== job 2907 ==
// Top_1553B_APB
module Top_1553B_APB
(
  APB_CLK,
  APB_RESETn,
  APB_RDATA,
  APB_READY,
  APB_SLVERR,
  APB_STRB,
  APB_PROT, 
  APB_ADDR,
  APB_ENABLE,
  APB_WRITE,
  APB_WDATA,
  APB_SEL,
  rx0_1553,
  tx0_1553,
  tx0_en,
  rx1_1553,
  tx1_1553,
  tx1_en
);
localparam DATAWIDTH = 32;
localparam APB_STRB_WIDTH = 8;
localparam REGSNUM = 8;
localparam REGS_ADDRWIDTH = 3;
input                               APB_CLK;
input                               APB_RESETn;
output [DATAWIDTH-1 : 0]            APB_RDATA;
output                              APB_READY;
output                              APB_SLVERR;
input  [APB_STRB_WIDTH-1 : 0]       APB_STRB;
input  [2 : 0]                      APB_PROT;
input  [DATAWIDTH-1 : 0]            APB_ADDR;
input                               APB_ENABLE;
input                               APB_WRITE;
input  [DATAWIDTH-1 : 0]            APB_WDATA;
input                               APB_SEL;
input     [1:0] rx0_1553;
output    [1:0] tx0_1553;
output    tx0_en;
input     [1:0] rx1_1553;
output    [1:0] tx1_1553;
output    tx1_en;
wire [DATAWIDTH*REGSNUM-1 : 0]    RegsDataOut;
  ...
==> flow/config.mk <==
export PLATFORM = sky130hd
export DESIGN_NAME = Top_1553B_APB
export DESIGN_NICKNAME = Top_1553B_APB
export VERILOG_FILES = /design/flow/design.v
export SDC_FILE = /design/flow/constraint.sdc
export NUM_CORES = 4
export LEC_CHECK = 0
export ABC_AREA = 1
export CAP_MARGIN = 0
export CELL_PAD_IN_SITES_DETAIL_PLACEMENT = 0
export CORE_MARGIN = 2
export CORE_UTILIZATION = 72
export CTS_CLUSTER_DIAMETER = 346
export CTS_CLUSTER_SIZE = 21
export GPL_ROUTABILITY_DRIVEN = 0
export GPL_TIMING_DRIVEN = 1
export HOLD_SLACK_MARGIN = 0.29
export MAX_ROUTING_LAYER = met5
export MIN_ROUTING_LAYER = met1
export PLACE_DENSITY = 0.65
export SETUP_SLACK_MARGIN = -0.0
export SLEW_MARGIN = 40
export TNS_END_PERCENT = 60
==> flow/constraint.sdc <==
create_clock -name core_clock -period 2.38 [get_ports {APB_CLK}]
set_input_delay 0.4760 -clock core_clock [delete_from_list [all_inputs] [get_ports {APB_CLK}]]
set_output_delay 0.4760 -clock core_clock [all_outputs]
set_load 0.01 [all_outputs]
run.sh (not shown) runs the stock make flow with config.mk's settings and CLKGATE_MAP_FILE=.
What the final checks of job 2907 revealed, after a flow that finished every stage, was a layout that fails on negative setup slack.
Changes in job 6627 relative to job 2907:
- removing TNS_END_PERCENT (formerly 60)
- changing SETUP_SLACK_MARGIN from -0.0 to 0.68
- setting PLACE_DENSITY_LB_ADDON to 0.03 for the first time
- changing CAP_MARGIN from 0 to 20
- changing SLEW_MARGIN from 40 to 20
- removing PLACE_DENSITY (formerly 0.65)
- changing CTS_CLUSTER_SIZE from 21 to 20
- removing HOLD_SLACK_MARGIN (formerly 0.29)
- changing CTS_CLUSTER_DIAMETER from 346 to 380
- changing ABC_AREA from 1 to 0
- changing the clock period (ns, I/O delays scaled along) from 2.38 to 2.33
### Flow results
The flow for job 6627 finished, though final verification flagged negative setup slack.
A top logic cell family in the synthesized netlist of AND-OR/OR-AND gates is what job 2907 shows, while multiplexers belongs to job 6627.
Taking job 2907 as the reference, in job 6627 design area increased about 0.8%; share of power burned in combinational logic decreased 8.7 points; sequential cell area essentially unchanged; count of vias placed by the detailed router decreased about 17%; relative area of non-clock buffer cells in the final design increased 2.6 points.
In the final design statistics, job 6627 uses fewer standard cells in total than job 2907.
Taking job 2907 as 1.0, job 6627 lands at 1.06 on count of different cell masters after synthesis.
> inputs changed (job 6627 -> job 7795)
- CORE_UTILIZATION now 71, was 72
- CTS_CLUSTER_SIZE now 46, was 20
- ABC_AREA no longer set, was 0
- MIN_ROUTING_LAYER no longer set, was met1
- TNS_END_PERCENT now 70, previously not set
- GPL_ROUTABILITY_DRIVEN no longer set, was 0
- PLACE_DENSITY_LB_ADDON now 0.0, was 0.03
- GPL_TIMING_DRIVEN no longer set, was 1
- CELL_PAD_IN_SITES_DETAIL_PLACEMENT no longer set, was 0
- MAX_ROUTING_LAYER no longer set, was met5
- SETUP_SLACK_MARGIN now 0.66, was 0.68
- CTS_CLUSTER_DIAMETER no longer set, was 380
Findings:
Job 7795 finished all stages; layout check result: FAIL, due to negative setup slack.
Diff job 6627 -> job 7795 | met3 layer wire length in the routed design | up by more than a quarter
Taking job 6627 as the reference, in job 7795 fill cell instance count of the final layout moved down; sequential power share down 9.7 points; cell resize tally after clock tree synthesis grew by 47%.
For job 6627, the capturing instance or port of the critical path was CoreOne_inst.decoder_fifo.cnt[5], unlike job 7795, where it was CoreOne_inst.encoder_fifo.cnt[5].
Max filler-free cell count of the finished design across job 6627 and job 7795: job 7795
Delta(growth of design area from synthesis to finish, job 7795 - job 6627) > 0
Diff job 6627 -> job 7795: summed negative setup slack over all endpoints picked up an extra 48.13 ns, utilization after layout picked up an extra 2.8 points.
Any difference in max-capacitance violation count between job 7795 and job 6627 is small enough to ignore.
### job 7795 -> job 5262
- TNS_END_PERCENT no longer set, was 70
- PLACE_DENSITY_LB_ADDON no longer set, was 0.0
- CORE_UTILIZATION now 70, was 71
- SETUP_SLACK_MARGIN no longer set, was 0.66
- CTS_CLUSTER_SIZE now 17, was 46
- the clock period (ns, I/O delays scaled along) now 2.49, was 2.33
Results
Job 5262: all stages done; final checks FAILED (negative setup slack). Against job 7795, job 5262 comes in 0.49 ns higher on setup slack. Looking at first-iteration DRC count, job 5262 sits below job 7795. On job 5262: total setup buffers inserted after CTS is 85 lower than what job 7795 gave.
> inputs changed (job 5262 -> job 4112)
- removing CTS_CLUSTER_SIZE (formerly 17)
- changing CORE_UTILIZATION from 70 to 64
- changing the clock period (ns, I/O delays scaled along) from 2.49 to 4.83
### Flow results
- Job 4112: all stages complete, timing, DRC and antenna checks passed
- Against job 5262, job 4112 comes in 6.2 points lower on relative slew slack.
- Side by side, post-CTS setup buffer count turned out lower in job 4112 than in job 5262.
- Re final area: job 5262 and job 4112 aren't equal, and the higher value belongs to job 5262.
- Of job 5262 and job 4112, the lower die span in x belongs to job 5262.
- [compare] base=job 5262 new=job 4112: post-layout instance count excluding filler cells now sits lower; mean cell area of the mapped netlist now sits at about the same level.
- Compared to job 5262, job 4112 has number of buffers inserted by hold repair at cts 1 lower.
- Job 5262 → job 4112: internal power component shows a reduction of 22,000 uW; count of plain and timing-repair buffers in the layout now smaller.
Edits applied to the flow inputs when going from job 4112 to job 5628:
- CORE_UTILIZATION changed from 64 to 70
- SETUP_SLACK_MARGIN newly set to 0.67
- CAP_MARGIN changed from 20 to 0
- CTS_CLUSTER_SIZE newly set to 15
- the clock period (ns, I/O delays scaled along) changed from 4.83 to 2.35
[summary]
[job 5628] flow finished | final checks: failed | reasons: negative setup slack
~same area of all sequential standard cells in job 4112 and job 5628
Cmp job 4112 and job 5628 / initial antenna violation count / lower: job 4112
Leakage power for job 5628 is higher than for job 4112.
Job 5628 vs job 4112 — number of instances in the placed design rose about 1.3%.
Summary of job 5628 over job 4112: violation count after the first detailed-route iteration climbed 4,907; insertion delay of the later-clocked pin in the worst-skew pair saw an increase; design area climbed 12%.
Row number of clock buffers in the layout: job 5628 higher / job 4112 lower
| setup slack | job 5628 vs job 4112 | worse |
Job 5628: cell count along the critical path is 3 higher than what job 4112 reported.
Job 4112 vs job 5628, class of the most critical hold timing path: input port to async pin vs input port to register
The higher highest net fanout along the worst path of job 4112 and job 5628 is in job 4112.
Power figures rest on the tool's default switching activity, not on a simulated workload.
